`flow/constraint.sdc`:
```
create_clock -name core_clock -period 1.9 [get_ports {APB_CLK}]
set_input_delay 0.3800 -clock core_clock [delete_from_list [all_inputs] [get_ports {APB_CLK}]]
set_output_delay 0.3800 -clock core_clock [all_outputs]
set_load 0.01 [all_outputs]
```
`flow/config.mk`:
```
export PLATFORM = sky130hd
export DESIGN_NAME = Top_1553B_APB
export DESIGN_NICKNAME = Top_1553B_APB
export VERILOG_FILES = /design/flow/design.v
export SDC_FILE = /design/flow/constraint.sdc
export NUM_CORES = 4
export LEC_CHECK = 0
export ABC_AREA = 1
export CAP_MARGIN = 20
export CELL_PAD_IN_SITES_DETAIL_PLACEMENT = 0
export CORE_MARGIN = 2
export CORE_UTILIZATION = 68
export CTS_CLUSTER_SIZE = 15
export GPL_ROUTABILITY_DRIVEN = 0
export GPL_TIMING_DRIVEN = 1
export MAX_ROUTING_LAYER = met5
export MIN_ROUTING_LAYER = met1
export PLACE_DENSITY = 0.65
export SETUP_SLACK_MARGIN = -0.02
export SLEW_MARGIN = 20
```
`flow/design.v`:
```
module fifo_simple #(
  parameter DP = 32,
  parameter DW = 24,
  parameter CUT_READY = 1,
  parameter ZEROOUT_WHENEMPTY = 0
) (
  input               clk,
  input               rst_n,
  input               w_req,
  output              unfull,
  input  [DW-1:0]     data_i,
  input               r_req,
  output              unempty,
  output [DW-1:0]     data_o
);
localparam AW = $clog2(DP);
reg [DW-1:0] mem [0:DP-1];
reg [AW-1:0] wptr;
reg [AW-1:0] rptr;
reg [AW:0]   cnt;
wire do_w = w_req & unfull;
wire do_r = r_req & unempty;
assign unfull  = (cnt != DP);
assign unempty = (cnt != 0);
assign data_o  = (ZEROOUT_WHENEMPTY != 0 && !unempty) ? {DW{1'b0}} : mem[rptr];
always @(posedge clk) begin
  if (do_w)
    mem[wptr] <= data_i;
end
always @(posedge clk) begin
  if (!rst_n) begin
    wptr <= 0;
    rptr <= 0;
    cnt  <= 0;
  end else begin
    if (do_w)
      wptr <= (wptr == DP-1) ? {AW{1'b0}} : wptr + 1'b1;
    if (do_r)
      rptr <= (rptr == DP-1) ? {AW{1'b0}} : rptr + 1'b1;
    case ({do_w, do_r})
      2'b10: cnt <= cnt + 1'b1;
      2'b01: cnt <= cnt - 1'b1;
      default: cnt <= cnt;
    endcase
  end
end
endmodule
module axis_1553_decoder #(
    parameter clock_speed = 20000000,
    parameter sample_rate = 2000000,
    parameter bit_slice_offset = 0,
    parameter invert_data = 0,
    parameter sample_select = 0
  ) 
  (
    input   aclk,
    input   arstn,
    input   parity_set,  
    output reg  [15:0]  m_axis_tdata,
    output reg          m_axis_tvalid,
    output reg  [7:0]   m_axis_tuser,
    input               m_axis_tready,
    input       [1:0]   diff
  );
    localparam integer base_1553_clock_rate = 1000000;
    localparam integer samples_per_mhz = sample_rate / base_1553_clock_rate;
    localparam integer cycles_per_mhz = clock_speed / base_1553_clock_rate;
    localparam integer delay_time = cycles_per_mhz * 4;
    localparam integer samples_to_skip = ((cycles_per_mhz > samples_per_mhz) ? cycles_per_mhz / samples_per_mhz : 0);
    localparam integer round_sample_select = ((sample_select == 0) ? samples_to_skip/2 : sample_select % samples_to_skip);
    localparam integer bit_rate_per_mhz = samples_per_mhz;
    localparam integer round_bit_slice_offset = ((cycles_per_mhz > samples_per_mhz) ? ((bit_slice_offset == 0) ? bit_rate_per_mhz/4 : bit_slice_offset % bit_rate_per_mhz) : 0);
    localparam integer sync_pulse_len = bit_rate_per_mhz * 3;
    localparam integer bits_per_trans = 20;
    localparam integer synth_bits_per_trans = (bits_per_trans*bit_rate_per_mhz);
    localparam diff_wait    = 5'h01;
    localparam data_cap     = 5'h03;
    localparam data_reduce  = 5'h07;
    localparam parity_gen   = 5'h0F;
    localparam trans        = 5'h1F;
    localparam error        = 5'h00;
    localparam [sync_pulse_len-1:0]sync_cmd_stat = {{sync_pulse_len/2{1'b0}}, {sync_pulse_len/2{1'b1}}};
    localparam [sync_pulse_len-1:0]sync_data     = {{sync_pulse_len/2{1'b1}}, {sync_pulse_len/2{1'b0}}};
    localparam cmd_data = 3'b010;
    localparam cmd_cmnd = 3'b100;
    localparam [(bit_rate_per_mhz)-1:0]bit_pattern = {{bit_rate_per_mhz/2{1'b1}}, {bit_rate_per_mhz/2{1'b0}}};
    localparam [synth_bits_per_trans-1:0]synth_clk = {bits_per_trans{bit_pattern}};
    integer bit_slice_index;
    reg [synth_bits_per_trans-1:0] reg_data;
    reg parity_bit;
    reg delay_bit;
    reg [4:0]  state;
    reg [15:0] data;
    reg [7:0]  cmd;
    reg [1:0]  p_diff;
    reg [clogb2(samples_to_skip):0]        skip_counter;
    reg [clogb2(delay_time)-1:0]           pause_counter;
    reg [clogb2(synth_bits_per_trans)-1:0] trans_counter;
    always @(posedge aclk) begin
      if(arstn == 1'b0) begin
        pause_counter <= delay_time-1;
      end else begin
        case (state)
          data_cap, diff_wait: begin
            pause_counter <= delay_time-1;
            if(diff[0] == diff[1]) begin
              pause_counter <= pause_counter - 1;
              if(pause_counter == 0) begin
                pause_counter <= 0;
              end
            end
          end
          default:
            pause_counter <= delay_time-1;
        endcase
      end
    end
    always @(posedge aclk) begin
      if(arstn == 1'b0) begin
        m_axis_tdata  <= 0;
        m_axis_tvalid <= 0;
        m_axis_tuser  <= 0;
      end else begin
        m_axis_tdata <= m_axis_tdata;
        m_axis_tvalid<= m_axis_tvalid;
        m_axis_tuser <= m_axis_tuser;
        case (state)
                  trans: begin
            m_axis_tdata  <= data;
            m_axis_tuser  <= cmd;
            m_axis_tvalid <= 1'b1;
          end
                          default: begin
            if(m_axis_tready == 1'b1) begin
              m_axis_tdata  <= 0;
              m_axis_tvalid <= 0;
              m_axis_tuser  <= 0;
            end
          end
          endcase
      end
    end
    always @(posedge aclk) begin
      if(arstn == 1'b0) begin
        state           <= error;
        data            <= 0;
        cmd             <= 0;
        parity_bit      <= 0;
        delay_bit       <= 0;
            end else begin
        case (state)
          diff_wait: begin
            state <= diff_wait;
            cmd           <= 0;
            data          <= 0;
            parity_bit    <= 0;
            delay_bit     <= 0;
            if(pause_counter == 0) begin
              delay_bit <= 1'b1;
            end
            if((diff[0] ^ diff[1]) && (skip_counter == 0)) begin
              state <= data_cap;
            end
          end
          data_cap: begin
            state <= data_cap;
                                if(trans_counter == 0) begin
              if(reg_data[synth_bits_per_trans-1:synth_bits_per_trans-sync_pulse_len] == sync_cmd_stat) begin
                state <= data_reduce;
                cmd[7:5] <= cmd_cmnd;
              end
              if(reg_data[synth_bits_per_trans-1:synth_bits_per_trans-sync_pulse_len] == sync_data) begin
                state <= data_reduce;
                cmd[7:5] <= cmd_data;
              end
            end
                      if(pause_counter == 0) begin
              state <= diff_wait;
              cmd   <= 0;
            end
          end
          data_reduce: begin
            state <= parity_gen;
            for(bit_slice_index = 0; bit_slice_index < 16; bit_slice_index = bit_slice_index + 1) begin
              data[bit_slice_index] <= (invert_data > 0 ? ~reg_data[bit_rate_per_mhz*(bit_slice_index+1)+round_bit_slice_offset] : reg_data[bit_rate_per_mhz*(bit_slice_index+1)+round_bit_slice_offset]);
            end
            parity_bit <= (invert_data > 0 ? ~reg_data[round_bit_slice_offset] : reg_data[round_bit_slice_offset]);
            cmd[1] <= (invert_data > 0 ? 1'b1 : 1'b0);
            cmd[2] <= delay_bit;
          end
          parity_gen: begin
            state <= trans;
            cmd[0] <= ~(~(^data) ^ parity_bit ^ parity_set);
          end
          trans:
            state <= diff_wait;
          default:
            state <= diff_wait;
        endcase
      end
    end
    always @(posedge aclk) begin
      if(arstn == 1'b0) begin
        p_diff        <= 2'b11;
        skip_counter  <= 0;
      end else begin
        p_diff <= diff;
        case (state)
          diff_wait, data_cap: begin
            skip_counter <= (samples_to_skip == 0 ? 0 : (skip_counter + 1) % samples_to_skip);          if((state == diff_wait) && (diff[0] == diff[1])) begin
              skip_counter <= skip_counter;
            end
            if((pause_counter == 0) && (diff[0] == diff[1])) begin
              skip_counter <= 0;
            end
            if((p_diff[0] == 0) && (diff[0] == 1)) begin
              skip_counter <= 0;
            end
            if((p_diff[1] == 0) && (diff[1] == 1)) begin
              skip_counter <= 0;
            end
          end
          error: begin
            p_diff        <= 2'b11;
            skip_counter  <= 0;
          end
          default: begin
            skip_counter <= (samples_to_skip == 0 ? 0 : (skip_counter + 1) % samples_to_skip);
          end
        endcase
      end
    end
      always @(posedge aclk) begin
      if(arstn == 1'b0) begin
        reg_data      <= synth_clk;
        trans_counter <= synth_bits_per_trans-1;
      end else begin
        case (state)
                  data_cap: begin
            if(skip_counter == round_sample_select) begin
              reg_data <= {reg_data[synth_bits_per_trans-2:0], p_diff[0]};
              trans_counter <= trans_counter - 1;
            end
            if((pause_counter == 0) && (diff[0] == diff[1])) begin
              reg_data <= synth_clk;
            end
            if(trans_counter == 0) begin
              trans_counter <= 0;
            end
          end
          trans: begin
            reg_data      <= synth_clk;
            trans_counter <= synth_bits_per_trans-1;
          end
          error: begin
            reg_data      <= synth_clk;
            trans_counter <= synth_bits_per_trans-1;
          end
          default: begin
            trans_counter <= synth_bits_per_trans-1;
          end
        endcase
      end
    end
    function integer clogb2;
      input [31:0] value;
      begin
          value = value - 1;
          for (clogb2 = 0; value > 0; clogb2 = clogb2 + 1) begin
              value = value >> 1;
          end
      end
    endfunction
endmodule
module axis_1553_encoder #(
    parameter clock_speed = 2000000,
    parameter sample_rate = 2000000
) 
(
    input aclk,
    input arstn,
    input parity_set,  
    input   [15:0]  s_axis_tdata,
    input           s_axis_tvalid,
    input   [7:0]   s_axis_tuser,
    output          s_axis_tready,
    output  reg [1:0]   diff,
    output  reg         en_diff
);
    localparam integer base_1553_clock_rate = 1000000;
    localparam integer samples_per_mhz = sample_rate / base_1553_clock_rate;
    localparam integer cycles_per_mhz = clock_speed / base_1553_clock_rate;
    localparam integer samples_to_skip = ((cycles_per_mhz > samples_per_mhz) ? cycles_per_mhz / samples_per_mhz - 1 : 0); 
    localparam integer bit_rate_per_mhz = samples_per_mhz;
    localparam integer delay_time = cycles_per_mhz * 4;
    localparam integer sync_pulse_len = bit_rate_per_mhz * 3;
    localparam integer bits_per_trans = 20;
    localparam integer synth_bits_per_trans = (bits_per_trans*bit_rate_per_mhz);
    localparam [(bit_rate_per_mhz)-1:0]bit_pattern = {{bit_rate_per_mhz/2{1'b1}}, {bit_rate_per_mhz/2{1'b0}}};
    localparam [synth_bits_per_trans-1:0]synth_clk = {bits_per_trans{bit_pattern}};
    localparam data_cap     = 3'd1;
    localparam data_invert  = 3'd2;
    localparam parity_gen   = 3'd3;
    localparam process_data = 4;
    localparam pause_ck     = 3'd5;
    localparam trans        = 3'd6;
    localparam error        = 3'd0;
    localparam [sync_pulse_len-1:0]sync_cmd_stat = {{sync_pulse_len/2{1'b0}}, {sync_pulse_len/2{1'b1}}};
    localparam [sync_pulse_len-1:0]sync_data     = {{sync_pulse_len/2{1'b1}}, {sync_pulse_len/2{1'b0}}};
    localparam cmd_data = 3'b010;
    localparam cmd_cmnd = 3'b100;
    localparam enable_diff_output = 1'b1;
    integer xor_index;
    integer cycle_index;
    reg [synth_bits_per_trans-1:0]reg_data;
    reg parity_bit;
    reg [2:0]  state;
    reg [15:0] data;
    reg [15:0] r_data;
    reg [7:0]  cmd;
    reg [clogb2(samples_to_skip):0]         skip_counter;
    reg [clogb2(delay_time)-1:0]            pause_counter;
    reg [clogb2(synth_bits_per_trans)-1:0]  trans_counter;
    reg [clogb2(synth_bits_per_trans)-1:0]  prev_trans_counter;
    assign s_axis_tready = (state == data_cap ? arstn : 0);
    always @(posedge aclk) begin
      if(arstn == 1'b0) begin
        pause_counter <= delay_time-1;
      end else begin
        case (state)
          trans:
            pause_counter <= delay_time-1;
          default: begin
            pause_counter <= pause_counter - 1;
            if(pause_counter == 0) begin
              pause_counter <= 0;
            end
          end
        endcase
      end
    end
    always @(posedge aclk) begin
      if(arstn == 1'b0) begin
        data        <= 0;
        cmd         <= 0;
      end else begin
        case (state)
          data_cap: begin
            if(s_axis_tvalid == 1'b1) begin
              data <= s_axis_tdata;
              cmd  <= s_axis_tuser;
            end
          end
          trans: begin
            data <= 0;
            cmd  <= 0;
          end
          default:begin
            data <= data;
            cmd  <= cmd;
          end
        endcase
      end
    end
    always @(posedge aclk) begin
      if(arstn == 1'b0) begin
        state       <= error;
        parity_bit  <= 0;
        reg_data    <= synth_clk;
      end else begin
        case (state)
          data_cap: begin
            state <= data_cap;
            reg_data <= synth_clk;
            parity_bit <= 0;
            r_data     <= 0;
            if(s_axis_tvalid == 1'b1) begin
              state <= data_invert;
            end
          end
          data_invert: begin
            state <= parity_gen;
            r_data <= data;
            if(cmd[1] == 1'b1) begin
              r_data <= ~data;
            end
          end
          parity_gen: begin
            state <= process_data;
            parity_bit <= (^r_data) ^ parity_set;
          end
          process_data: begin
            state <= pause_ck;
            if(cmd[2] == 1'b0) begin
                state <= trans;
            end
            case (cmd[7:5])
              cmd_data:
                reg_data[synth_bits_per_trans-1:synth_bits_per_trans-sync_pulse_len] <= sync_data;
              cmd_cmnd:
                reg_data[synth_bits_per_trans-1:synth_bits_per_trans-sync_pulse_len] <= sync_cmd_stat;
              default:
                reg_data[synth_bits_per_trans-1:synth_bits_per_trans-sync_pulse_len] <= 0;
            endcase
            reg_data[bit_rate_per_mhz-1:0] <= reg_data[bit_rate_per_mhz-1:0] ^ {bit_rate_per_mhz{parity_bit}} ^ {bit_rate_per_mhz{cmd[0]}};
            for(xor_index = 0; xor_index < 16; xor_index = xor_index + 1) begin
              for(cycle_index = (bit_rate_per_mhz*xor_index)+(bit_rate_per_mhz); cycle_index < (bit_rate_per_mhz*xor_index)+(bit_rate_per_mhz*2); cycle_index = cycle_index + 1)
                reg_data[cycle_index] <= reg_data[cycle_index] ^ r_data[xor_index];
            end
          end
          pause_ck: begin
            state <= pause_ck;
            if(pause_counter == 0) begin
              state <= trans;
            end
          end
          trans: begin
            state <= trans;
            if((trans_counter == 0) && (prev_trans_counter == 0) && (skip_counter == samples_to_skip)) begin
              state <= data_cap;
            end
          end
          default:
            state <= data_cap;
        endcase
      end
    end
    always @(posedge aclk) begin
      if(arstn == 1'b0) begin
        diff                <= 0;
        en_diff             <= ~enable_diff_output;
        trans_counter       <= synth_bits_per_trans-1;
        prev_trans_counter  <= synth_bits_per_trans-1;
      end 
      else begin
        prev_trans_counter <= trans_counter;
        case (state)
          trans: begin
            skip_counter <= skip_counter + 1;
            en_diff <= enable_diff_output;
            diff[0] <= reg_data[trans_counter];
            diff[1] <= ~reg_data[trans_counter];
            if(skip_counter == samples_to_skip) begin
              trans_counter <= trans_counter - 1;
              skip_counter <= 0;
            end
                      if(trans_counter == 0) begin
              trans_counter <= 0;
            end
          end
          default: begin
                      diff                <= 0;
            skip_counter        <= 0;
            en_diff             <= ~enable_diff_output;
            trans_counter       <= synth_bits_per_trans-1;
            prev_trans_counter  <= synth_bits_per_trans-1;
          end
          endcase
      end
    end
    function integer clogb2;
      input [31:0] value;
      begin
          value = value - 1;
          for (clogb2 = 0; value > 0; clogb2 = clogb2 + 1) begin
              value = value >> 1;
          end
      end
    endfunction
endmodule
module Core_1553B
(
  input clk,
  input rst_n,
  input parity_set,
  input  r_fifo_rd,
  output r_fifo_unempty,
  output [23:0] r_fifo_data,
  input  w_fifo_wd,
  output w_fifo_unfull,
  input  [23:0] w_fifo_data,
  input  [1:0] rx_1553,
  output [1:0] tx_1553,
  output en_tx_1553
);
wire [15:0]   m1553_decoder_data;
wire          m1553_decoder_valid;
wire [ 7:0]   m1553_decoder_user;
wire          m1553_decoder_ready;
wire [15:0]   m1553_encoder_data;
wire          m1553_encoder_valid;
wire [ 7:0]   m1553_encoder_user;
wire          m1553_encoder_ready;
axis_1553_decoder mil1553_decoder (
  .aclk(clk),
  .arstn(rst_n),
  .parity_set   (parity_set),
  .m_axis_tdata(m1553_decoder_data),
  .m_axis_tvalid(m1553_decoder_valid),
  .m_axis_tuser(m1553_decoder_user),
  .m_axis_tready(m1553_decoder_ready),
  .diff(rx_1553)
);
fifo_simple #(
  .DP           (32),
  .DW           (16+8),
  .CUT_READY    (1),
  .ZEROOUT_WHENEMPTY  (0)
) decoder_fifo (
  .clk        (clk),
  .rst_n      (rst_n),
  .w_req      (m1553_decoder_valid),
  .unfull     (m1553_decoder_ready),
  .data_i     ({m1553_decoder_user, m1553_decoder_data}),
  .r_req      (r_fifo_rd),
  .unempty    (r_fifo_unempty),
  .data_o     (r_fifo_data)
);
axis_1553_encoder mil1553_encoder (
  .aclk(clk),
  .arstn(rst_n),
  .parity_set   (parity_set),
  .s_axis_tdata(m1553_encoder_data),
  .s_axis_tvalid(m1553_encoder_valid),
  .s_axis_tuser(m1553_encoder_user),
  .s_axis_tready(m1553_encoder_ready),
  .diff(tx_1553),
  .en_diff(en_tx_1553)
);
fifo_simple #(
  .DP           (32),
  .DW           (16+8),
  .CUT_READY    (1),
  .ZEROOUT_WHENEMPTY  (0)
) encoder_fifo (
  .clk        (clk),
  .rst_n      (rst_n),
  .w_req      (w_fifo_wd),
  .unfull     (w_fifo_unfull),
  .data_i     (w_fifo_data),
  .r_req      (m1553_encoder_ready),
  .unempty    (m1553_encoder_valid),
  .data_o     ({m1553_encoder_user, m1553_encoder_data})
);
endmodule
module APB_Slave_Interface#(
    parameter DATAWIDTH = 32,
    parameter REGSNUM = 8
)(
    APB_CLK,
    APB_RESETn,
    APB_RDATA,
    APB_READY,
    APB_SLVERR,
    APB_STRB,
    APB_PROT,
    APB_ADDR,
    APB_ENABLE,
    APB_WRITE,
    APB_WDATA,
    APB_SEL,
    RegsDataOut,
    RegsDataIn,
    beWrdOut,
    beReadOut,
    RegsAddrOut
);
function integer clogb2( 
    input integer data
);
begin
    if(data == 0)
        clogb2 = 1;
    else if(data != 0)
        for(clogb2 = 0; data > 0;clogb2 = clogb2 + 1)
            data = data >> 1;
end
endfunction
localparam REGS_ADDRWIDTH = clogb2(REGSNUM-1);
localparam ADDR_LSB = (DATAWIDTH/32) + 1;
localparam APB_STRB_WIDTH = (DATAWIDTH<=32) ? 4 : 8;
input                               APB_CLK;
input                               APB_RESETn;
output       [DATAWIDTH-1 : 0]      APB_RDATA;
output                              APB_READY;
output                              APB_SLVERR;
input wire  [APB_STRB_WIDTH-1 : 0]  APB_STRB;
input wire  [2 : 0]                 APB_PROT;
input wire                          APB_ENABLE;
input wire                          APB_WRITE;
input wire  [DATAWIDTH-1 : 0]       APB_WDATA;
input wire  [DATAWIDTH-1 : 0]       APB_ADDR;
input wire                          APB_SEL;
output wire [DATAWIDTH*REGSNUM-1 : 0]  RegsDataOut;
input wire  [DATAWIDTH*REGSNUM-1 : 0]  RegsDataIn;
output reg                              beWrdOut;
output reg                              beReadOut;
output reg  [REGS_ADDRWIDTH-1 : 0]      RegsAddrOut;
wire        [REGS_ADDRWIDTH-1 : 0]      regsAddr;
assign regsAddr = APB_ADDR[REGS_ADDRWIDTH+ADDR_LSB-1 : ADDR_LSB];
reg [DATAWIDTH-1 : 0] APB_RDATA_R;
reg APB_READY_R;
reg APB_SLVERR_R;
assign APB_RDATA = APB_RDATA_R;
assign APB_READY = APB_READY_R;
assign APB_SLVERR = APB_SLVERR_R;
reg [DATAWIDTH-1 : 0] DeviceRegs [REGSNUM-1 : 0];
wire [DATAWIDTH-1:0] DeviceRegs_r [REGSNUM-1 : 0];
genvar i;
generate
    for(i=0; i<REGSNUM; i = i+1) begin: link_regs
        assign RegsDataOut[(i+1)*DATAWIDTH-1 : i*DATAWIDTH] = DeviceRegs[i];
        assign DeviceRegs_r[i] = RegsDataIn[(i+1)*DATAWIDTH-1 : i*DATAWIDTH];
    end
endgenerate
localparam First  = 2'd0;
localparam Second = 2'd1;
localparam Third  = 2'd2;
reg [1 : 0] APBState;
integer k;
always @(posedge APB_CLK or negedge APB_RESETn )
begin
    if (!APB_RESETn) begin
        APBState <= First;
        APB_RDATA_R <= 0;
        APB_READY_R <= 0;
        APB_SLVERR_R <= 0;
        RegsAddrOut <= 0;
        beWrdOut <= 0;
        beReadOut <= 0;
        for(k=0; k<REGSNUM; k=k+1)begin
            DeviceRegs[k] <= 0;
        end
    end
    else begin
        case(APBState)
            First: begin
                if(APB_SEL && (regsAddr < REGSNUM)) begin
                    RegsAddrOut <= regsAddr;
                    APBState <= Second;
                end
            end
            Second: begin
                if(APB_ENABLE) begin
                    if(APB_WRITE) begin
                        beWrdOut <= 1;
                        DeviceRegs[regsAddr] <= APB_WDATA;
                    end
                    else begin
                        beReadOut <= 1;
                        APB_RDATA_R <= DeviceRegs_r[RegsAddrOut];
                    end
                    APB_READY_R <= 1;
                    APB_SLVERR_R <= 0;
                    APBState <= Third;
                end
            end
            Third: begin
                APB_READY_R <= 0;
                APB_SLVERR_R <= 0;
                beWrdOut <= 0;
                beReadOut <= 0;
                APBState <= First;
            end
            default: APBState <= First;
        endcase
    end
end
endmodule
module Top_1553B_APB
(
  APB_CLK,
  APB_RESETn,
  APB_RDATA,
  APB_READY,
  APB_SLVERR,
  APB_STRB,
  APB_PROT, 
  APB_ADDR,
  APB_ENABLE,
  APB_WRITE,
  APB_WDATA,
  APB_SEL,
  rx0_1553,
  tx0_1553,
  tx0_en,
  rx1_1553,
  tx1_1553,
  tx1_en
);
localparam DATAWIDTH = 32;
localparam APB_STRB_WIDTH = 8;
localparam REGSNUM = 8;
localparam REGS_ADDRWIDTH = 3;
input                               APB_CLK;
input                               APB_RESETn;
output [DATAWIDTH-1 : 0]            APB_RDATA;
output                              APB_READY;
output                              APB_SLVERR;
input  [APB_STRB_WIDTH-1 : 0]       APB_STRB;
input  [2 : 0]                      APB_PROT;
input  [DATAWIDTH-1 : 0]            APB_ADDR;
input                               APB_ENABLE;
input                               APB_WRITE;
input  [DATAWIDTH-1 : 0]            APB_WDATA;
input                               APB_SEL;
input     [1:0] rx0_1553;
output    [1:0] tx0_1553;
output    tx0_en;
input     [1:0] rx1_1553;
output    [1:0] tx1_1553;
output    tx1_en;
wire [DATAWIDTH*REGSNUM-1 : 0]    RegsDataOut;
wire [DATAWIDTH*REGSNUM-1 : 0]    RegsDataIn;
wire                              beWrdOut;
wire                              beReadOut;
wire [REGS_ADDRWIDTH-1 : 0]       RegsAddrOut;
APB_Slave_Interface#(
    .DATAWIDTH  (DATAWIDTH),
    .REGSNUM    (REGSNUM)
)APB_Inter_inst(
    .APB_CLK(APB_CLK),
    .APB_RESETn(APB_RESETn),
    .APB_RDATA(APB_RDATA),
    .APB_READY(APB_READY),
    .APB_SLVERR(APB_SLVERR),
    .APB_STRB(APB_STRB),
    .APB_PROT(APB_PROT), 
    .APB_ADDR(APB_ADDR),
    .APB_ENABLE(APB_ENABLE),
    .APB_WRITE(APB_WRITE),
    .APB_WDATA(APB_WDATA),
    .APB_SEL(APB_SEL),
    .RegsDataOut (RegsDataOut),
    .RegsDataIn  (RegsDataIn),
    .beWrdOut    (beWrdOut),
    .beReadOut   (beReadOut),
    .RegsAddrOut (RegsAddrOut)
);
wire [DATAWIDTH-1:0] rxreg_one_read;
assign RegsDataIn[3*DATAWIDTH-1 : 2*DATAWIDTH]= rxreg_one_read;
wire rxreg_one_read_sel = beReadOut & (RegsAddrOut == 2);
assign rxreg_one_read[30:24] = 0;
wire [DATAWIDTH-1:0] txreg_one_write = RegsDataOut[4*DATAWIDTH-1 : 3*DATAWIDTH];
wire txreg_one_write_sel = beWrdOut & (RegsAddrOut == 3);
wire [DATAWIDTH-1:0] txreg_one_read;
assign RegsDataIn[4*DATAWIDTH-1 : 3*DATAWIDTH] = txreg_one_read;
assign txreg_one_read[31:1] = 0;
assign RegsDataIn[2*DATAWIDTH-1 : 0] = 0;
assign RegsDataIn[DATAWIDTH*REGSNUM-1 : 4*DATAWIDTH] = 0;
assign tx1_1553 = 2'b00;
assign tx1_en = 1'b0;
Core_1553B CoreOne_inst
(
  .clk              (APB_CLK),
  .rst_n            (APB_RESETn),
  .parity_set       (1'b0),
  .r_fifo_rd        (rxreg_one_read_sel),
  .r_fifo_unempty   (rxreg_one_read[31]),
  .r_fifo_data      (rxreg_one_read[23:0]),
  .w_fifo_wd        (txreg_one_write_sel),
  .w_fifo_unfull    (txreg_one_read[0]),
  .w_fifo_data      (txreg_one_write[23:0]),
  .rx_1553          (rx0_1553),
  .tx_1553          (tx0_1553),
  .en_tx_1553       (tx0_en)
);
endmodule
```
`flow/run.sh`:
```
#!/bin/bash
# the make line also repeats each setting of config.mk as NAME=value (left out here)
make -C /OpenROAD-flow-scripts/flow DESIGN_CONFIG=/design/flow/config.mk WORK_HOME=/design/flow/orfs CLKGATE_MAP_FILE= finish
```
==> results.json, run 1 <==
{
  "reg2reg_from": "CoreOne_inst.decoder_fifo.cnt[2]",
  "crit_cells": 16,
  "top_logic_kind": "AND-OR/OR-AND gates",
  "clockPowerShare_pct": 37.6,
  "synth_cell_types": 72,
  "num_vias": 48547,
  "cp-endpoint": "CoreOne_inst.decoder_fifo.mem[21][18]",
  "ys_sh_mux_pct": 2.96,
  "worst_slack_ns": -0.702,
  "power.group.top": "registers",
  "cts_buffers": 164,
  "r2r-end": "CoreOne_inst.decoder_fifo.mem[21][18]",
  "p_int_mw": 65.1,
  "gr-total-overflow": 0,
  "r2r_cells": 16,
  "sequentialPower_mw": 42.0,
  "netlist_instances": 5656,
  "yosys.area_share.adder_pct": 0.767,
  "top_area_share_pct": 60.8,
  "grt_first_pass_wirelength_um": 284000,
  "synth_area_um2": 68800,
  "tns_ns": -470.00,
  "cts-root-buf": "clkbuf_16",
  "wl_per_cell_um": 24.6,
  "initialDrtViolationCount": 5750,
  "fin_worst_skew_ns": 0.0360,
  "holdPathEnd": "APB_Inter_inst.DeviceRegs[3][2]",
  "crit_chain": "nor4_2 > inv_1 > buf_4 > nor3_4 > inv_2 > nand2_4 > buf_6 > buf_12 > clkinvlp_4 > buf_4 > buf_6 > nand2_8 > buf_12 > buf_4 > nor2_4 > bufbuf_16",
  "switching_power_mw": 21.8,
  "end_kind": "flip-flop",
  "portBuffers": 56,
  "total_leakage_power_nw": 28.9,
  "syn2layout_area_growth_pct": 21.0,
  "critPathLaunchType": "flip-flop",
  "yosys_cells": 5656,
  "die_h_um": 322,
  "ys_ff": 1681,
  "flop_cell": "edfxtp_1",
  "drtPass1Iterations": 10,
  "grt_pass1_vias": 47929,
  "hold_start": "APB_WDATA[2]",
  "drc": 0,
  "crit_type": "flip-flop to flip-flop",
  "cts.path.max_buffers": 3,
  "crit_start": "CoreOne_inst.decoder_fifo.cnt[2]",
  "vias_per_cell": 6.34,
  "antenna_found_initial": 6,
  "cp_num_buf_inv": 11,
  "final_nets": 6345,
  "warnings": 98,
  "tightest_slew_ns": 0.998,
  "worstPathMaxFanout": 7,
  "die_w_um": 322,
  "p_comb_mw": 12.2,
  "cpLargestDelayFamily": "buffers and inverters",
  "async_reset_ff_share_pct": 3.09,
  "cp_data_arrival_time_ns": 3.14,
  "hold_depth": 2,
  "r2r_slack_ns": -0.70,
  "grt_max_degree": 95,
  "swShare_pct": 25.1,
  "synth_top_cell_by_count": "edfxtp_1",
  "simple_gate_area_share_pct": 9.18,
  "antenna_cells": 0,
  "fp_util_pct": 68.7,
  "path_clk_slew_ns": 0.06,
  "core_area_um2": 100000,
  "ys_sh_aoi_pct": 12.2,
  "powerClk_mw": 32.7,
  "row_count": 116,
  "drtAntennaViolNets": 0,
  "hold_violations": 0,
  "yosys_warnings": 77,
  "ios": 124,
  "max-cap-violations": 0,
  "syn_area_per_cell_um2": 12.2,
  "slowest_stage": "dfxtp_2",
  "insertion_delay_ns": 0.79,
  "power_density_nw_per_um2": 1040,
  "hold_path.class": "input port to flip-flop",
  "max_stage_delay_ns": 0.32,
  "setup_viol_count_final": 1492,
  "postSynthSeqShare_pct": 69.5,
  "ys_chip_area_um2": 68800,
  "required_ns": 2.43,
  "slew_violations": 0,
  "ir_drop_v": 0.00109,
  "post-route-period-util_pct": 137,
  "cts_tree": "built",
  "rsz0062_at_grt": "true",
  "routed_wl_um": 188000,
  "common_cells": "edfxtp_1, nand2_1, a21oi_1",
  "topCellsByArea": "edfxtp_1, dfxtp_1, nand2_1",
  "combPwrFrac_pct": 14.0,
  "outcome": "finished with violations",
  "seqPwrFrac_pct": 48.4,
  "timing.fmax_mhz": 384,
  "so_faults": "setup timing",
  "cts_max_level": 4,
  "cts.sinks": 1681,
  "instances_no_fill": 7656,
  "hpwl_um": 114000,
  "yosysTopAreaCell": "edfxtp_1",
  "grtUsageTotal_pct": 36.7,
  "max_slew_margin_pct": 33.5,
  "edf_count": 1393,
  "crit_top_cell": "buf_4",
  "ys_sh_xor_pct": 0.876,
  "dieArea_um2": 104000,
  "dp.cells": 7275,
  "min_period_ns": 2.60
}
## per-stage QoR
stage	hold slack (ns)	setup WS [ns]	util (%)	instance area [um^2]	power, mW
after floorplan	0.0844	-0.521	-	69400	49.8
after global placement	0.437	-0.753	76.4	76500	54.2
after detailed placement	0.442	-0.759	76.5	76600	54.6
after CTS	0.172	-0.664	83.1	83200	86.7
after global routing	0.205	-0.853	83.2	83300	89.5
final	0.212	-0.702	83.2	83300	86.8
## per-layer routing
layer / track usage [%] / part of all wire [%] / vias up
met5: 0 / 0.042 / -
met3: 5.99 / 8.5 / 630
met2: 61.7 / 49 / 2702
met1: 45.8 / 36 / 23535
li1: - / - / 21668
met4: 20.3 / 6.0 / 12
## layout make-up
type                            instances  area [um^2]
Clock inverter                         79          753
Timing Repair Buffer                  730         8020
Multi-Input combinational cell       3252        18800
Clock buffer                          225         4670
Inverter                              391         1490
Fill cell                            5328        16900
Tap cell                             1298         1620
Sequential cell                      1681        47900
## repair_timing
item	CTS	global route
buffers inserted	51	9
cloned	18	0
hold buffers	1	0
setup endpoints to repair	1406	1522
hold endpoints to repair	45	0
resized	84	19
pin swaps	26	21
==> inputs of run 2 (changes only) <==
- ABC_AREA: 1 -> unset
- CAP_MARGIN: 20 -> 0
- CELL_PAD_IN_SITES_DETAIL_PLACEMENT: 0 -> unset
- CORE_UTILIZATION: 68 -> 70
- CTS_CLUSTER_SIZE: 15 -> 46
- GPL_ROUTABILITY_DRIVEN: 0 -> unset
- GPL_TIMING_DRIVEN: 1 -> unset
- MAX_ROUTING_LAYER: met5 -> unset
- MIN_ROUTING_LAYER: met1 -> unset
- PLACE_DENSITY: 0.65 -> unset
- PLACE_DENSITY_LB_ADDON: unset -> 0.0
- SETUP_SLACK_MARGIN: -0.02 -> 0.66
- TNS_END_PERCENT: unset -> 70
- clock period: 1.9 -> 2.33 ns (I/O delays scaled with it)
==> run 2 against run 1 <==
  * Still fails the layout checks on setup timing
  * Hold slack got worse by 0.14 ns
  * Largest cell class unchanged
  * Via count fell by 15%
  * Critical path depth fell by 2
  * Cell area fell by 1.6%
==> results.json, run 2 <==
{
  "num_vias": 41279,
  "crit_chain": "nor4_4 > nand2_1 > o211ai_1 > inv_1 > ha_4 > ha_4 > a21o_1 > a21oi_2 > buf_4 > buf_6 > xnor2_2 > nor2_1 > a21oi_1 > nor2_1",
  "hold_violations": 0,
  "routed_wl_um": 222000,
  "p_comb_mw": 4.18,
  "cpLargestDelayFamily": "simple AND/OR/NAND/NOR gates",
  "cts_tree": "built",
  "yosys.area_share.adder_pct": 0.802,
  "max_slew_margin_pct": 22.6,
  "max-cap-violations": 0,
  "cts_max_level": 4,
  "synth_cell_types": 76,
  "dp.cells": 4930,
  "netlist_instances": 3522,
  "vias_per_cell": 7.55,
  "crit_start": "CoreOne_inst.decoder_fifo.cnt[1]",
  "seqPwrFrac_pct": 51.7,
  "antenna_cells": 0,
  "reg2reg_from": "CoreOne_inst.decoder_fifo.cnt[1]",
  "post-route-period-util_pct": 121,
  "grt_pass1_vias": 40459,
  "die_h_um": 311,
  "synth_top_cell_by_count": "edfxtp_1",
  "ys_sh_aoi_pct": 2.53,
  "post-route-util_pct": 87.8,
  "syn2layout_area_growth_pct": 24.4,
  "r2r_cells": 14,
  "p_int_mw": 50.1,
  "total_power_mw": 66.0,
  "fp_util_pct": 70.6,
  "row_count": 112,
  "ios": 124,
  "edf_count": 1393,
  "drtAntennaViolNets": 0,
  "rsz0062_at_grt": "true",
  "common_cells": "edfxtp_1, mux4_2, dfxtp_1",
  "timing.fmax_mhz": 354,
  "cts.sinks": 1681,
  "r2r-end": "CoreOne_inst.decoder_fifo.cnt[3]",
  "clockPowerShare_pct": 41.9,
  "ys_sh_mux_pct": 16.0,
  "grt_first_pass_wirelength_um": 282000,
  "required_ns": 3.01,
  "switching_power_mw": 15.9,
  "swShare_pct": 24.0,
  "crit_type": "flip-flop to flip-flop",
  "globalplace.congestion": 0.839,
  "setup_viol_count_final": 814,
  "topCellsByArea": "edfxtp_1, mux4_2, dfxtp_1",
  "worst_slack_ns": -0.495,
  "ys_sh_xor_pct": 1.64,
  "ys_chip_area_um2": 65900,
  "core_area_um2": 93300,
  "gr-total-overflow": 0,
  "combPwrFrac_pct": 6.3,
  "cts-root-buf": "clkbuf_16",
  "critPathLaunchType": "flip-flop",
  "tightest_slew_ns": 1.16,
  "cts_buffers": 161,
  "sequentialPower_mw": 34.1,
  "insertion_delay_ns": 0.82,
  "top_area_share_pct": 63.5,
  "slew_violations": 0,
  "cp-endpoint": "CoreOne_inst.decoder_fifo.cnt[3]",
  "r2r_slack_ns": -0.50,
  "powerClk_mw": 27.7,
  "grt_max_degree": 80,
  "cts.path.max_buffers": 3,
  "end_kind": "flip-flop",
  "slowest_stage": "dfxtp_2",
  "path_clk_slew_ns": 0.06,
  "dieArea_um2": 96500,
  "seqCellArea_um2": 47900,
  "die_w_um": 311,
  "hold_path.class": "input port to async pin",
  "yosysTopAreaCell": "edfxtp_1",
  "simple_gate_area_share_pct": 4.68,
  "async_reset_ff_share_pct": 3.09,
  "crit_cells": 14,
  "n_fill_cell": 3151,
  "outcome": "finished with violations",
  "power_density_nw_per_um2": 805,
  "cp_num_buf_inv": 3,
  "drtPass1Iterations": 13,
  "fin_worst_skew_ns": 0.0329,
  "postSynthSeqShare_pct": 72.7,
  "comb_area_um2": 18900,
  "min_period_ns": 2.83,
  "yosys_warnings": 77,
  "instances_no_fill": 5468,
  "antenna_found_initial": 1,
  "portBuffers": 56,
  "power.group.top": "registers",
  "grtUsageTotal_pct": 41.0,
  "so_faults": "setup timing",
  "top_logic_kind": "multiplexers",
  "syn_area_per_cell_um2": 18.7,
  "yosys_cells": 3522,
  "flop_cell": "edfxtp_1",
  "total_leakage_power_nw": 27.3,
  "warnings": 97,
  "ys_ff": 1681,
  "max_stage_delay_ns": 0.34,
  "ir_drop_v": 0.00119,
  "cp_data_arrival_time_ns": 3.50,
  "initialDrtViolationCount": 6685,
  "wl_per_cell_um": 40.6,
  "worstPathMaxFanout": 4,
  "drc": 0,
  "final_nets": 4209,
  "hpwl_um": 90000,
  "synth_area_um2": 65900
}
[run 2: layout make-up]
cell class,count,share of cell area (%)
Clock buffer,227,5.50
Clock inverter,66,0.774
Inverter,46,0.261
Multi-Input combinational cell,1613,23.0
Sequential cell,1681,58.5
Tap cell,1254,1.91
Timing Repair Buffer,581,10.0
[run 2: timing repair]
action                                  4_1_cts  5_1_grt
hold endpoints to repair                     17        0
gates cloned                                 50        7
hold buffers                                  1        0
gates resized                               314      203
setup buffers                               124       63
pin swaps                                    77       97
endpoints found under the setup margin     1552     1573
[run 2: through the flow]
step	cell area (um^2)	setup TNS (ns)	setup slack [ns]	hold slack, ns
floorplan	66500	-19.42	-0.356	0.170
global placement	71300	-5.90	-0.234	0.440
detailed placement	71300	-12.79	-0.404	0.445
CTS	80300	-3.81	-0.293	0.0317
global route	81900	-107.14	-0.569	0.0673
finish	81900	-78.38	-0.495	0.0684
[run 2: layer usage]
metal	routed length (um)	vias to the layer above	global-route usage, %
li1	-	15146	-
met1	65800	20527	50.7
met2	108000	4324	68.8
met3	27200	1282	7.39
met4	20800	0	24.1
met5	0	-	0
==> inputs of run 3 (changes only) <==
- CAP_MARGIN: 0 -> 20
- CORE_UTILIZATION: 70 -> 44
- CTS_CLUSTER_SIZE: 46 -> unset
- PLACE_DENSITY_LB_ADDON: 0.0 -> unset
- SETUP_SLACK_MARGIN: 0.66 -> unset
- TNS_END_PERCENT: 70 -> unset
- clock period: 2.33 -> 4.19 ns (I/O delays scaled with it)
==> run 3 against run 2 <==
  * The run now finishes clean
  * Utilization down 37 points
  * Clock skew grew 0.0062 ns
  * Hold slack better by 0.39 ns
  * Sequential cell count stayed put
  * Critical path depth down 2
  * Non-clock buffer count down 391
  * Power fell by 46%
  * Critical path type unchanged
  * Highest routed layer is now met5
==> results.json, run 3 <==
{
  "cts_buffers": 173,
  "crit_chain": "nand3b_1 > a31oi_1 > and2_1 > clkinv_1 > ha_1 > ha_1 > a21o_1 > a21oi_1 > o21bai_1 > a21oi_1 > mux2i_1 > mux2i_1",
  "worstPathMaxFanout": 9,
  "ys_ff": 1681,
  "grtUsageTotal_pct": 19.4,
  "outcome": "timing/DRC/antenna clean",
  "cp_data_arrival_time_ns": 4.27,
  "cp-endpoint": "CoreOne_inst.encoder_fifo.cnt[5]",
  "simple_gate_area_share_pct": 4.68,
  "vias_per_cell": 5.63,
  "num_vias": 32548,
  "syn2layout_area_growth_pct": 14.2,
  "r2r-end": "CoreOne_inst.encoder_fifo.cnt[5]",
  "fp_util_pct": 44.4,
  "p_int_mw": 27.9,
  "placed_area_um2": 69500,
  "worst_slack_ns": 0.640,
  "max-cap-violations": 0,
  "required_ns": 4.91,
  "cp_num_buf_inv": 1,
  "ys_sh_mux_pct": 16.0,
  "powerClk_mw": 15.2,
  "ys_sh_aoi_pct": 2.53,
  "sequentialPower_mw": 18.9,
  "die_h_um": 391,
  "portBuffers": 56,
  "r2r_slack_ns": 0.64,
  "postSynthSeqShare_pct": 72.7,
  "cts.sinks": 1681,
  "cts_max_level": 4,
  "final_nets": 3827,
  "topCellsByArea": "edfxtp_1, mux4_2, dfxtp_1",
  "setup_viol_count_final": 0,
  "grt_max_degree": 70,
  "fin_worst_skew_ns": 0.0391,
  "synth_cell_types": 76,
  "row_count": 141,
  "tns_ns": 0,
  "n_fill_cell": 11918,
  "core_area_um2": 148000,
  "end_kind": "flip-flop",
  "cts_tree": "built",
  "yosys_warnings": 77,
  "gr-total-overflow": 0,
  "dieArea_um2": 153000,
  "post-route-util_pct": 50.8,
  "crit_cells": 12,
  "flop_cell": "edfxtp_1",
  "antenna_found_initial": 3,
  "hold_violations": 0,
  "ctsResizeCount": 0,
  "grt_pass1_vias": 33091,
  "synth_top_cell_by_count": "edfxtp_1",
  "warnings": 94,
  "rsz0062_at_grt": "false",
  "power_density_nw_per_um2": 470,
  "hold_start": "CoreOne_inst.mil1553_encoder.reg_data[38]",
  "ir_drop_v": 0.000394,
  "yosys_cells": 3522,
  "initialDrtViolationCount": 2557,
  "tightest_slew_ns": 1.11,
  "cpLargestDelayFamily": "AND-OR/OR-AND gates",
  "hold_depth": 2,
  "grt_first_pass_wirelength_um": 218000,
  "hpwl_um": 85700,
  "combPwrFrac_pct": 3.5,
  "min_period_ns": 3.55,
  "top_area_share_pct": 63.5,
  "hold_path.class": "flip-flop to flip-flop",
  "whs_ns": 0.458,
  "drc": 0,
  "path_clk_slew_ns": 0.06,
  "slew_violations": 0,
  "drtAntennaViolNets": 0,
  "drtPass1Iterations": 5,
  "crit_type": "flip-flop to flip-flop",
  "ys_sh_xor_pct": 1.64,
  "syn_area_per_cell_um2": 18.7,
  "edf_count": 1393,
  "cts.path.max_buffers": 3,
  "yosysTopAreaCell": "edfxtp_1",
  "die_w_um": 391,
  "crit_start": "APB_Inter_inst.RegsAddrOut[2]",
  "holdPathEnd": "CoreOne_inst.mil1553_encoder.reg_data[38]",
  "cts-root-buf": "clkbuf_16",
  "reg2reg_from": "APB_Inter_inst.RegsAddrOut[2]",
  "fin_area_um2": 75200,
  "yosys.area_share.adder_pct": 0.802,
  "power.group.top": "registers",
  "timing.fmax_mhz": 282,
  "netlist_instances": 3522,
  "critPathLaunchType": "flip-flop",
  "p_comb_mw": 1.24,
  "top_logic_kind": "multiplexers",
  "ios": 124,
  "common_cells": "edfxtp_1, mux4_2, dfxtp_1",
  "switching_power_mw": 7.47,
  "wl_per_cell_um": 25.3,
  "insertion_delay_ns": 0.79,
  "post-route-period-util_pct": 84.7,
  "synth_area_um2": 65900,
  "max_stage_delay_ns": 0.39,
  "ys_chip_area_um2": 65900,
  "async_reset_ff_share_pct": 3.09,
  "slowest_stage": "ha_1",
  "total_leakage_power_nw": 24.2,
  "clockPowerShare_pct": 43.0,
  "max_slew_margin_pct": 25.9,
  "r2r_cells": 12,
  "dp_slack_ns": 0.671,
  "globalplace.congestion": 0.765,
  "instances_no_fill": 5780,
  "routed_wl_um": 146000,
  "seqPwrFrac_pct": 53.4,
  "dp.cells": 5456,
  "swShare_pct": 21.1,
  "total_power_mw": 35.3
}
[run 3: area by class of cell]
class	instances	area (um^2)	share of cell area [%]
inverter	46	173	0.230
sequential	1681	47900	63.7
tap	1930	2410	3.21
timing repair buffer	190	1770	2.35
multi-input combinational	1610	17300	23.0
antenna	1	2.50	0.00333
clock buffer	230	4800	6.39
clock inverter	92	856	1.14
[run 3: timing repair]
item,CTS,global route
hold buffers,1,0
setup buffers,0,0
endpoints found under the hold margin,11,0
[run 3: metal layers]
metal / vias up / track usage, % / wire length [um]
met3: 222 / 3.11 / 7060
met4: 2 / 6.37 / 4010
met1: 17208 / 26.0 / 61700
li1: 14373 / - / -
met5: - / 0 / 11
met2: 743 / 32.3 / 73300
==> inputs of run 4 (changes only) <==
- ABC_AREA: unset -> 1
- CORE_ASPECT_RATIO: unset -> 1.73
- CORE_UTILIZATION: 44 -> 72
- CTS_CLUSTER_DIAMETER: unset -> 203
- MAX_ROUTING_LAYER: unset -> met4
- PLACE_DENSITY_LB_ADDON: unset -> 0.03
- TNS_END_PERCENT: unset -> 5
- clock period: 4.19 -> 5.53 ns (I/O delays scaled with it)
==> run 4 against run 3 <==
  * Still clean on timing, DRC and antenna
  * Wire length is 15% higher
  * Area after synthesis up 4.5%
  * Critical path depth rose by 4
  * Clock skew fell by 0.018 ns
  * Final cell count grew 20%
  * Count of clock-buffer cells in the layout shrank 39
  * Sequential cell count did not move
  * Utilization rose by 28 points
  * First-iteration DRC count rose by 66%
  * Die size down 36%
  * Hold slack worse by 0.24 ns
  * Critical endpoint is now CoreOne_inst.decoder_fifo.cnt[5]
==> results.json, run 4 <==
{
  "drtAntennaViolNets": 0,
  "topCellsByArea": "edfxtp_1, dfxtp_1, nand2_1",
  "row_count": 149,
  "cpLargestDelayFamily": "simple AND/OR/NAND/NOR gates",
  "cts_buffers": 142,
  "yosys_cells": 5656,
  "r2r_cells": 16,
  "syn2layout_area_growth_pct": 9.19,
  "synth_cell_types": 72,
  "postSynthSeqShare_pct": 69.5,
  "hold_path.class": "input port to async pin",
  "ys_sh_mux_pct": 2.96,
  "power.group.top": "registers",
  "vias_per_cell": 6.47,
  "powerClk_mw": 10.1,
  "wl_per_cell_um": 24.2,
  "power_density_nw_per_um2": 370,
  "total_power_mw": 27.8,
  "ctsHoldBuffers": 0,
  "netlist_instances": 5656,
  "fin_worst_skew_ns": 0.0206,
  "final_nets": 5733,
  "max-cap-violations": 0,
  "cp_num_buf_inv": 3,
  "warnings": 115,
  "clockPowerShare_pct": 36.4,
  "outcome": "timing/DRC/antenna clean",
  "min_period_ns": 3.94,
  "total_leakage_power_nw": 24.9,
  "dieArea_um2": 98200,
  "swShare_pct": 24.7,
  "hold_violations": 0,
  "cts_max_level": 4,
  "antenna_found_initial": 0,
  "synth_top_cell_by_count": "edfxtp_1",
  "slowest_stage": "nor3_1",
  "combPwrFrac_pct": 10.6,
  "timing.fmax_mhz": 254,
  "reg2reg_from": "CoreOne_inst.decoder_fifo.cnt[0]",
  "grt_max_degree": 185,
  "r2r-end": "CoreOne_inst.decoder_fifo.cnt[5]",
  "gr-total-overflow": 0,
  "routed_wl_um": 168000,
  "insertion_delay_ns": 0.79,
  "edf_count": 1393,
  "critPathLaunchType": "flip-flop",
  "setup_viol_count_final": 0,
  "end_kind": "flip-flop",
  "async_reset_ff_share_pct": 3.09,
  "path_clk_slew_ns": 0.07,
  "cts.sinks": 1681,
  "tightest_slew_ns": 1.15,
  "cts_setup_buffers": 0,
  "simple_gate_area_share_pct": 9.18,
  "cp_data_arrival_time_ns": 4.61,
  "r2r_slack_ns": 1.59,
  "grtUsageTotal_pct": 35.6,
  "p_int_mw": 20.9,
  "worstPathMaxFanout": 6,
  "grt_first_pass_wirelength_um": 251000,
  "n_fill_cell": 5519,
  "max_stage_delay_ns": 0.61,
  "slew_violations": 0,
  "top_logic_kind": "AND-OR/OR-AND gates",
  "hpwl_um": 98000,
  "cts_tree": "built",
  "cts-root-buf": "clkbuf_16",
  "die_w_um": 239,
  "sequentialPower_mw": 14.7,
  "globalplace.congestion": 0.900,
  "portBuffers": 56,
  "crit_cells": 16,
  "die_h_um": 411,
  "p_comb_mw": 2.95,
  "seqPwrFrac_pct": 53.0,
  "required_ns": 6.20,
  "grt_pass1_vias": 44214,
  "crit_start": "CoreOne_inst.decoder_fifo.cnt[0]",
  "num_vias": 44856,
  "ys_chip_area_um2": 68800,
  "common_cells": "edfxtp_1, nand2_1, a21oi_1",
  "top_area_share_pct": 60.8,
  "drc": 0,
  "yosys.area_share.adder_pct": 0.767,
  "synth_area_um2": 68800,
  "flop_cell": "edfxtp_1",
  "drtPass1Iterations": 6,
  "cp-endpoint": "CoreOne_inst.decoder_fifo.cnt[5]",
  "initialDrtViolationCount": 4238,
  "crit_type": "flip-flop to flip-flop",
  "yosysTopAreaCell": "edfxtp_1",
  "ir_drop_v": 0.000376,
  "ios": 124,
  "max_slew_margin_pct": 23.1,
  "ys_sh_xor_pct": 0.876,
  "ctsResizeCount": 0,
  "yosys_warnings": 77,
  "ys_ff": 1681,
  "switching_power_mw": 6.87,
  "fp_util_pct": 72.4,
  "syn_area_per_cell_um2": 12.2,
  "core_area_um2": 95100,
  "crit_chain": "nor4_1 > inv_1 > nor3_1 > inv_1 > nand3_1 > inv_1 > ha_1 > ha_1 > a21oi_1 > and2_1 > o21bai_1 > a21oi_1 > o21ai_0 > a21o_1 > o21ai_0 > a21oi_1",
  "ys_sh_aoi_pct": 12.2,
  "rsz0062_at_grt": "false",
  "tns_ns": 0,
  "cts.path.max_buffers": 3,
  "post-route-period-util_pct": 71.2
}
-- run 4: stage by stage --
| step | cell area (um^2) | hold slack, ns | std cells | util (%) | worst slack [ns] |
|---|---|---|---|---|---|
| after floorplan | 68900 | 0.425 | 5670 | - | 2.23 |
| after global placement | 70400 | 0.437 | 6671 | 74.1 | 1.65 |
| after detailed placement | 70400 | 0.442 | 6671 | 74.1 | 1.70 |
| after CTS | 75100 | 0.181 | 6932 | 79.0 | 1.67 |
| after global routing | 75200 | 0.206 | 6933 | 79.0 | 1.37 |
| final | 75200 | 0.218 | 6934 | 79.0 | 1.59 |
-- run 4: layout make-up --
cell class,count,area [um^2],area share [%]
Antenna cell,1,2.50,0.00333
Clock buffer,191,4000,5.32
Clock inverter,70,688,0.916
Inverter,391,1490,1.98
Multi-Input combinational cell,3242,18200,24.2
Sequential cell,1681,47900,63.7
Tap cell,1208,1510,2.01
Timing Repair Buffer,150,1380,1.83
-- run 4: routing by layer --
metal / part of all wire (%) / global-route usage (%) / up-vias / wire length, um
li1: - / - / 20358 / -
met1: 32 / 36.1 / 21802 / 54600
met2: 53 / 63.1 / 2041 / 89700
met3: 6.6 / 4.91 / 655 / 11100
met4: 7.4 / 24.4 / 0 / 12500
met5: 0 / - / - / 0
==> inputs of run 5 (changes only) <==
- ABC_AREA: 1 -> unset
- CAP_MARGIN: 20 -> 0
- CORE_ASPECT_RATIO: 1.73 -> unset
- CTS_CLUSTER_DIAMETER: 203 -> unset
- CTS_CLUSTER_SIZE: unset -> 15
- MAX_ROUTING_LAYER: met4 -> unset
- PLACE_DENSITY_LB_ADDON: 0.03 -> unset
- SETUP_SLACK_MARGIN: unset -> -0.14
- TNS_END_PERCENT: 5 -> unset
- clock period: 5.53 -> 2.35 ns (I/O delays scaled with it)
==> run 5 against run 4 <==
  * The layout now fails its checks (setup timing)
  * Sequential cell count did not move
  * Power grew 130%
  * Synthesized cell count down 38%
  * Sequential share of layout area decreased by 1.5 points
  * First-iteration DRC count increased by 43%
  * Clock skew grew 0.011 ns
  * Wire length up 10%
  * Via count decreased by 16%
==> results.json, run 5 <==
{
  "outcome": "finished with violations",
  "so_faults": "setup timing",
  "grtUsageTotal_pct": 38.7,
  "max_slew_margin_pct": 23.8,
  "hold_depth": 3,
  "die_w_um": 306,
  "dieArea_um2": 93900,
  "cp-endpoint": "CoreOne_inst.decoder_fifo.cnt[5]",
  "simple_gate_area_share_pct": 4.68,
  "synth_top_cell_by_count": "edfxtp_1",
  "cts_tree": "built",
  "seqPwrFrac_pct": 53.3,
  "num_vias": 37659,
  "combPwrFrac_pct": 4.8,
  "vias_per_cell": 7.23,
  "portBuffers": 56,
  "synth_cell_types": 76,
  "warnings": 102,
  "power_density_nw_per_um2": 820,
  "required_ns": 3.06,
  "initialDrtViolationCount": 6070,
  "yosysTopAreaCell": "edfxtp_1",
  "total_leakage_power_nw": 25.5,
  "ys_sh_xor_pct": 1.64,
  "holdPathEnd": "APB_Inter_inst.APBState[0]",
  "topCellsByArea": "edfxtp_1, mux4_2, dfxtp_1",
  "p_int_mw": 48.7,
  "postSynthSeqShare_pct": 72.7,
  "path_clk_slew_ns": 0.06,
  "clockPowerShare_pct": 41.9,
  "power.group.top": "registers",
  "crit_cells": 12,
  "cp_data_arrival_time_ns": 3.34,
  "top_area_share_pct": 63.5,
  "ys_chip_area_um2": 65900,
  "drc": 0,
  "swShare_pct": 22.9,
  "worstPathMaxFanout": 4,
  "ys_ff": 1681,
  "cts_buffers": 159,
  "tns_ns": -14.67,
  "hpwl_um": 92800,
  "hold_start": "APB_SEL",
  "fin_worst_skew_ns": 0.0316,
  "cp_num_buf_inv": 1,
  "cts_max_level": 4,
  "ys_sh_aoi_pct": 2.53,
  "async_reset_ff_share_pct": 3.09,
  "ios": 124,
  "post-route-util_pct": 85.3,
  "crit_chain": "nor4_4 > nand2_1 > o211ai_1 > inv_1 > ha_4 > ha_4 > a21o_1 > a21oi_2 > o21bai_1 > a21oi_2 > mux2i_1 > mux2i_1",
  "tightest_slew_ns": 1.14,
  "max-cap-violations": 0,
  "drtPass1Iterations": 6,
  "yosys.area_share.adder_pct": 0.802,
  "ir_drop_v": 0.000964,
  "cts.path.max_buffers": 3,
  "timing.fmax_mhz": 381,
  "routed_wl_um": 185000,
  "cts.sinks": 1681,
  "p_comb_mw": 3.05,
  "insertion_delay_ns": 0.80,
  "post-route-period-util_pct": 112,
  "rsz0062_at_grt": "true",
  "hold_violations": 0,
  "cpLargestDelayFamily": "AND-OR/OR-AND gates",
  "setup_viol_count_final": 282,
  "critPathLaunchType": "flip-flop",
  "sequentialPower_mw": 33.7,
  "crit_start": "CoreOne_inst.decoder_fifo.cnt[4]",
  "netlist_instances": 3522,
  "globalplace.congestion": 0.859,
  "r2r_cells": 12,
  "slowest_stage": "nor4_4",
  "grt_pass1_vias": 38487,
  "syn2layout_area_growth_pct": 17.0,
  "fp_util_pct": 72.9,
  "final_nets": 4025,
  "powerClk_mw": 26.5,
  "switching_power_mw": 14.5,
  "syn_area_per_cell_um2": 18.7,
  "crit_type": "flip-flop to flip-flop",
  "edf_count": 1393,
  "row_count": 110,
  "core_area_um2": 90300,
  "grt_first_pass_wirelength_um": 259000,
  "min_period_ns": 2.63,
  "ys_sh_mux_pct": 16.0,
  "r2r_slack_ns": -0.28,
  "common_cells": "edfxtp_1, mux4_2, dfxtp_1",
  "yosys_cells": 3522,
  "antenna_found_initial": 0,
  "yosys_warnings": 77,
  "n_fill_cell": 3621,
  "grt_max_degree": 129,
  "reg2reg_from": "CoreOne_inst.decoder_fifo.cnt[4]",
  "wl_per_cell_um": 35.4,
  "gr-total-overflow": 0,
  "flop_cell": "edfxtp_1",
  "synth_area_um2": 65900,
  "slew_violations": 0,
  "max_stage_delay_ns": 0.35,
  "die_h_um": 306,
  "drtAntennaViolNets": 0,
  "worst_slack_ns": -0.278,
  "cts-root-buf": "clkbuf_16",
  "r2r-end": "CoreOne_inst.decoder_fifo.cnt[5]",
  "hold_path.class": "input port to flip-flop",
  "end_kind": "flip-flop",
  "top_logic_kind": "multiplexers"
}
-- run 5: timing repair --
item                                   4_1_cts  5_1_grt
pin swaps                                   21       25
cloned                                       1        5
gates resized                               37       62
setup buffers                               14       33
hold buffers                                 1        0
endpoints found under the hold margin       51        0
setup endpoints to repair                  177      211
-- run 5: area by class of cell --
class | instances | area [um^2] | area share, %
inverter | 46 | 188 | 0.244
antenna | 2 | 5.00 | 0.00650
timing repair buffer | 402 | 4690 | 6.09
multi-input combinational | 1610 | 17600 | 22.9
clock buffer | 229 | 4530 | 5.88
sequential | 1681 | 47900 | 62.2
clock inverter | 66 | 601 | 0.780
tap | 1176 | 1470 | 1.91
-- run 5: stage by stage --
stage               setup slack (ns)  hold WS (ns)  instance area (um^2)  std cells  power, mW
floorplan                     -0.336         0.174                 66200       3536       35.5
global placement              -0.285         0.443                 70900       4870       36.7
detailed placement            -0.365         0.457                 70900       4870       36.9
CTS                           -0.265         0.273                 76400       5178       62.6
global route                  -0.448         0.318                 77000       5210       64.3
finish                        -0.278         0.317                 77000       5212       63.2
-- run 5: metal layers --
layer  up-vias  GRT usage [%]  part of all wire, %
li1      14754              -                    -
met1     18897           48.3                   32
met2      3320           65.0                   52
met3       686           7.69                   11
met4         2           20.5                  6.0
met5         -              0                0.023
==> inputs of run 6 (changes only) <==
- CAP_MARGIN: 0 -> 20
- CORE_UTILIZATION: 72 -> 70
- CTS_CLUSTER_DIAMETER: unset -> 376
- SETUP_SLACK_MARGIN: -0.14 -> 0.69
==> run 6 against run 5 <==
  * Still fails the layout checks on setup timing
  * Final cell count grew 2.6%
  * Clock power down 18%
  * Fmax increased by 1.4%
  * Sequential cell count is the same
  * Utilization barely moved
  * Largest cell class unchanged
  * Critical path type unchanged
  * Count of clock-buffer cells in the layout decreased by 6
  * Setup slack improved by 0.037 ns
  * Sequential power is essentially flat
  * Via count increased by 1.5%
  * First-iteration DRC count shrank 1.6%
==> results.json, run 6 <==
{
  "r2r-end": "CoreOne_inst.decoder_fifo.cnt[5]",
  "placed_area_um2": 71500,
  "worstPathMaxFanout": 5,
  "cts.path.max_buffers": 3,
  "fin_area_um2": 79600,
  "yosys.area_share.adder_pct": 0.802,
  "max_stage_delay_ns": 0.40,
  "timing.fmax_mhz": 386,
  "ys_chip_area_um2": 65900,
  "cp_num_buf_inv": 3,
  "switching_power_mw": 13.7,
  "tightest_slew_ns": 1.13,
  "total_leakage_power_nw": 26.4,
  "grt_max_degree": 129,
  "critPathLaunchType": "flip-flop",
  "slew_violations": 0,
  "sequentialPower_mw": 33.8,
  "final_nets": 4120,
  "r2r_cells": 13,
  "hold_violations": 0,
  "syn_area_per_cell_um2": 18.7,
  "vias_per_cell": 7.15,
  "die_h_um": 311,
  "post-route-util_pct": 85.3,
  "globalplace.congestion": 0.854,
  "p_int_mw": 45.5,
  "wl_per_cell_um": 35.8,
  "cts_buffers": 130,
  "common_cells": "edfxtp_1, mux4_2, dfxtp_1",
  "yosys_cells": 3522,
  "min_period_ns": 2.59,
  "total_power_mw": 59.2,
  "netlist_instances": 3522,
  "powerClk_mw": 21.8,
  "hold_depth": 3,
  "clockPowerShare_pct": 36.8,
  "dieArea_um2": 96500,
  "portBuffers": 56,
  "flop_cell": "edfxtp_1",
  "rsz0062_at_grt": "true",
  "ys_sh_aoi_pct": 2.53,
  "simple_gate_area_share_pct": 4.68,
  "async_reset_ff_share_pct": 3.09,
  "hpwl_um": 90300,
  "r2r_slack_ns": -0.24,
  "synth_top_cell_by_count": "edfxtp_1",
  "fp_util_pct": 70.6,
  "reg2reg_from": "APB_Inter_inst.RegsAddrOut[2]",
  "synth_area_um2": 65900,
  "grtUsageTotal_pct": 37.1,
  "drtPass1Iterations": 6,
  "outcome": "finished with violations",
  "p_comb_mw": 3.68,
  "row_count": 112,
  "seqPwrFrac_pct": 57.0,
  "routed_wl_um": 191000,
  "crit_chain": "buf_4 > nor3b_2 > buf_4 > o211ai_1 > inv_1 > ha_4 > ha_4 > a21o_1 > a21oi_2 > o21bai_1 > a21oi_1 > mux2i_1 > mux2i_1",
  "swShare_pct": 23.1,
  "grt_pass1_vias": 38216,
  "ys_ff": 1681,
  "required_ns": 3.03,
  "postSynthSeqShare_pct": 72.7,
  "cts_tree": "built",
  "cts_max_level": 4,
  "instances_no_fill": 5349,
  "num_vias": 38226,
  "topCellsByArea": "edfxtp_1, mux4_2, dfxtp_1",
  "whs_ns": 0.0796,
  "ios": 124,
  "die_w_um": 311,
  "drc": 0,
  "top_logic_kind": "multiplexers",
  "path_clk_slew_ns": 0.08,
  "insertion_delay_ns": 0.76,
  "post-route-period-util_pct": 110,
  "dp.cells": 4944,
  "yosysTopAreaCell": "edfxtp_1",
  "max_slew_margin_pct": 24.6,
  "grt_first_pass_wirelength_um": 258000,
  "ys_sh_mux_pct": 16.0,
  "core_area_um2": 93300,
  "cp-endpoint": "CoreOne_inst.decoder_fifo.cnt[5]",
  "cts-root-buf": "clkbuf_16",
  "edf_count": 1393,
  "crit_type": "flip-flop to flip-flop",
  "crit_start": "APB_Inter_inst.RegsAddrOut[2]",
  "gr-total-overflow": 0,
  "cp_data_arrival_time_ns": 3.27,
  "ir_drop_v": 0.000858,
  "power.group.top": "registers",
  "holdPathEnd": "CoreOne_inst.mil1553_decoder.reg_data[26]",
  "warnings": 102,
  "cpLargestDelayFamily": "AND-OR/OR-AND gates",
  "antenna_found_initial": 1,
  "ys_sh_xor_pct": 1.64,
  "slowest_stage": "dfrtp_1",
  "combPwrFrac_pct": 6.2,
  "synth_cell_types": 76,
  "yosys_warnings": 77,
  "setup_viol_count_final": 49,
  "cts.sinks": 1681,
  "max-cap-violations": 0,
  "power_density_nw_per_um2": 743,
  "worst_slack_ns": -0.240,
  "end_kind": "flip-flop",
  "drtAntennaViolNets": 0,
  "crit_cells": 13,
  "initialDrtViolationCount": 5974,
  "top_area_share_pct": 63.5,
  "hold_start": "APB_RESETn",
  "hold_path.class": "input port to flip-flop",
  "syn2layout_area_growth_pct": 20.9,
  "so_faults": "setup timing",
  "fin_worst_skew_ns": 0.0280
}
==> run 6: area by class of cell <==
class,instances,area [um^2]
sequential,1681,47900
clock inverter,6,60.1
inverter,46,206
clock buffer,223,3710
timing repair buffer,523,7280
antenna,3,7.51
multi-input combinational,1613,18900
fill,3731,13700
tap,1254,1570
==> run 6: what timing repair did <==
item                                     CTS  global route
cloned                                    30            20
pin swaps                                 76            95
resized                                  228           239
endpoints found under the setup margin  1576          1589
endpoints found under the hold margin     51            23
buffers inserted                          48            73
==> run 6: stage by stage <==
step | setup WS, ns | TNS (ns)
2_1_floorplan | -0.336 | -8.34
4_1_cts | -0.185 | -0.796
6_report | -0.240 | -3.28
5_1_grt | -0.366 | -6.77
3_5_place_dp | -0.280 | -6.08
3_3_place_gp | -0.279 | -4.92
==> run 6: routing by layer <==
layer  track usage (%)  share of wire (%)
met1              46.5                 32
met2              63.6                 52
met3              6.32                9.9
met4              18.4                6.5
met5                 0                  0
Power and IR drop assume default switching activity.
